Setup of job 744:
Design UT_TOP, start of the top module:
module UT_TOP (
    clk, rst_n, in_valid, in_time,
    out_valid, out_display, out_day
);
Size in the first run: ~6300 cells after synthesis, about 250 flip-flops, about 42 I/O pins, roughly 41000 µm² of cells after synthesis.
make LEC_CHECK=0 CAP_MARGIN=20 CORE_MARGIN=2 CORE_UTILIZATION=72 CTS_CLUSTER_SIZE=49 PLACE_DENSITY_LB_ADDON=0.0 SETUP_SLACK_MARGIN=-0.9 SLEW_MARGIN=5 finish   # period 12.3 ns
run.sh (not shown) runs the stock make flow with config.mk's settings and CLKGATE_MAP_FILE=.
Every stage of job 744 finished as expected; the final checks, on the other hand, flagged setup timing, which means the layout fails.
Changes in job 2311 relative to job 744:
==> flow/config.mk <==
export PLATFORM = sky130hd
export DESIGN_NAME = UT_TOP
export DESIGN_NICKNAME = UT_TOP
export VERILOG_FILES = /design/flow/design.v
export SDC_FILE = /design/flow/constraint.sdc
export NUM_CORES = 4
export LEC_CHECK = 0
export CAP_MARGIN = 20
export CORE_ASPECT_RATIO = 1.15
export CORE_MARGIN = 2
export CORE_UTILIZATION = 24
export CTS_CLUSTER_DIAMETER = 168
export GPL_ROUTABILITY_DRIVEN = 1
export HOLD_SLACK_MARGIN = -0.01
export MAX_ROUTING_LAYER = met4
export PLACE_DENSITY_LB_ADDON = 0.28
export SLEW_MARGIN = 20
export TNS_END_PERCENT = 50
==> flow/constraint.sdc <==
create_clock -name core_clock -period 21.0 [get_ports {clk}]
set_input_delay 4.2000 -clock core_clock [delete_from_list [all_inputs] [get_ports {clk}]]
set_output_delay 4.2000 -clock core_clock [all_outputs]
set_load 0.01 [all_outputs]
==> comparison <==
In summary, job 2311 completed successfully, with a layout that passed the timing, design-rule and antenna checks. [job 2311] met1 track demand over resource fell 39 points relative to job 744. Looking at placement-stage worst setup slack, job 2311 sits 4.33 ns higher than job 744 does. The total of clock buffers placed in the layout in job 2311 sits 10 above the value recorded for job 744. Delta (job 2311 minus job 744): area overhead of the layout relative to synthesis now sits at about the same level, initial standard-cell utilization of the core now sits lower, final critical-path required period now sits higher. Against job 744, job 2311 comes in 53 points lower on core utilization. Comparing job 2311 and job 744, total length of routed wires is lower on job 744.
The following lists how job 3336 was set up differently from job 2311:
==> flow/config.mk <==
export PLATFORM = sky130hd
export DESIGN_NAME = UT_TOP
export DESIGN_NICKNAME = UT_TOP
export VERILOG_FILES = /design/flow/design.v
export SDC_FILE = /design/flow/constraint.sdc
export NUM_CORES = 4
export LEC_CHECK = 0
export ABC_AREA = 1
export CAP_MARGIN = 5
export CORE_ASPECT_RATIO = 1.15
export CORE_MARGIN = 2
export CORE_UTILIZATION = 71
export CTS_CLUSTER_DIAMETER = 260
export CTS_CLUSTER_SIZE = 17
export GPL_ROUTABILITY_DRIVEN = 1
export PLACE_DENSITY_LB_ADDON = 0.28
export SETUP_SLACK_MARGIN = -2.0
export SLEW_MARGIN = 20
export TNS_END_PERCENT = 50
==> flow/constraint.sdc <==
create_clock -name core_clock -period 10.4 [get_ports {clk}]
set_input_delay 2.0800 -clock core_clock [delete_from_list [all_inputs] [get_ports {clk}]]
set_output_delay 2.0800 -clock core_clock [all_outputs]
set_load 0.01 [all_outputs]
Notes after the runs:
As the logs show, job 3336 stopped at 5_1_grt after a tool error, so it never reached the end of the flow.
[compare] base=job 2311 new=job 3336: synthesized area went down, area enclosed by the die boundary went down, share of the core filled by cells before placement went up, die width went down.
[compare] base=job 2311 new=job 3336: placeable core region went down by 68%; chip area in the Yosys report went down by 4.5%; average footprint of a synthesized cell went down by 11%.
The following lists how job 642 was set up differently from job 3336:
==> flow/config.mk <==
export PLATFORM = sky130hd
export DESIGN_NAME = UT_TOP
export DESIGN_NICKNAME = UT_TOP
export VERILOG_FILES = /design/flow/design.v
export SDC_FILE = /design/flow/constraint.sdc
export NUM_CORES = 4
export LEC_CHECK = 0
export CAP_MARGIN = 0
export CORE_MARGIN = 2
export CORE_UTILIZATION = 72
export PLACE_DENSITY = 0.35
export SETUP_SLACK_MARGIN = -0.9
export SLEW_MARGIN = 40
==> flow/constraint.sdc <==
create_clock -name core_clock -period 12.3 [get_ports {clk}]
set_input_delay 2.4600 -clock core_clock [delete_from_list [all_inputs] [get_ports {clk}]]
set_output_delay 2.4600 -clock core_clock [all_outputs]
set_load 0.01 [all_outputs]
Job 642 ran in full, but the layout does not pass; the checks complain about setup timing.
Total CTS buffers (job 642 over job 3336): increase, 12
Per the comparison of job 642 with job 3336, synthesized-area fraction occupied by and/or/nand/nor cells lower; die size higher.
| die extent in x | lower: job 3336 |
The following lists how job 3492 was set up differently from job 642:
==> flow/config.mk <==
export PLATFORM = sky130hd
export DESIGN_NAME = UT_TOP
export DESIGN_NICKNAME = UT_TOP
export VERILOG_FILES = /design/flow/design.v
export SDC_FILE = /design/flow/constraint.sdc
export NUM_CORES = 4
export LEC_CHECK = 0
export CAP_MARGIN = 20
export CORE_MARGIN = 2
export CORE_UTILIZATION = 61
export SETUP_SLACK_MARGIN = 3.98
export SLEW_MARGIN = 20
==> flow/constraint.sdc <==
create_clock -name core_clock -period 14.7 [get_ports {clk}]
set_input_delay 2.9400 -clock core_clock [delete_from_list [all_inputs] [get_ports {clk}]]
set_output_delay 2.9400 -clock core_clock [all_outputs]
set_load 0.01 [all_outputs]
Results
- Both conditions hold for job 3492: the flow ran to the end and the final layout passed the timing, design-rule and antenna checks.
- Summary of job 3492 over job 642: final area decreased by about 1.3% relative to the old numbers; sequential share of layout area +0.18 points; data required time of the worst path higher.

* * *

Starting RTL as in the previous note.
clock: 12.3 ns
lec_check: 0
cap_margin: 5
core_margin: 2
core_utilization: 72
cts_cluster_size: 68
place_density_lb_addon: 0.0
setup_slack_margin: -0.9
slew_margin: 40
The first run finished with setup timing left.
Next try:
Settings changed: CAP_MARGIN 5 to 35, CELL_PAD_IN_SITES_DETAIL_PLACEMENT set to 1, CORE_ASPECT_RATIO set to 0.96, CORE_UTILIZATION 72 to 40, CTS_CLUSTER_DIAMETER set to 158, CTS_CLUSTER_SIZE 68 to not set, GPL_ROUTABILITY_DRIVEN set to 0, HOLD_SLACK_MARGIN set to 0.05, MAX_ROUTING_LAYER set to met4, MIN_ROUTING_LAYER set to met2, SETUP_SLACK_MARGIN -0.9 to not set, SLEW_MARGIN 40 to 20.
Clock period 12.3 ns to 10.6 ns, I/O delays scaled along.
=> The changed run never finished: it broke off in 5_1_grt with GRT-0116; area after synthesis does not change; die area rose by 78%; synthesized cell count stays the same.
Next try:
Settings changed: ABC_AREA set to 1, CAP_MARGIN 35 to 20, CELL_PAD_IN_SITES_DETAIL_PLACEMENT 1 to not set, CELL_PAD_IN_SITES_GLOBAL_PLACEMENT set to 0, CORE_ASPECT_RATIO 0.96 to not set, CORE_UTILIZATION 40 to 55, CTS_CLUSTER_DIAMETER 158 to not set, GPL_ROUTABILITY_DRIVEN 0 to 1, GPL_TIMING_DRIVEN set to 1, HOLD_SLACK_MARGIN 0.05 to not set, MIN_ROUTING_LAYER met2 to met1, PLACE_DENSITY set to 0.48, PLACE_DENSITY_LB_ADDON 0.0 to not set.
Clock period 10.6 ns to 20.0 ns, I/O delays scaled along.
- Now the flow went through all stages and came out clean
- synthesized cell count rises by a little under a tenth
- die area falls by a quarter to a third
- area after synthesis falls by a few percent
Next try:
Settings changed: ABC_AREA 1 to not set, CAP_MARGIN 20 to 15, CELL_PAD_IN_SITES_GLOBAL_PLACEMENT 0 to not set, CORE_UTILIZATION 55 to 72, GPL_ROUTABILITY_DRIVEN 1 to not set, GPL_TIMING_DRIVEN 1 to not set, MIN_ROUTING_LAYER met1 to not set, PLACE_DENSITY 0.48 to not set, SETUP_SLACK_MARGIN set to -0.83.
Clock period 20.0 ns to 11.8 ns, I/O delays scaled along.
- This time the run reached the layout checks and failed them: setup timing
- final cell count shrinks by 8.7%
- worst hold slack gets worse by 0.012 ns
- synthesized area grows by 4.7%
- non-clock buffer count rises by 217
- design area grows by 7.6%
- count of clock-buffer cells in the layout came out higher by 6
- die size falls by 20%
- utilization rose by 21 points
- synthesized cell count fell by 6.7%
- sequential share of layout area decreases by 1.0 points
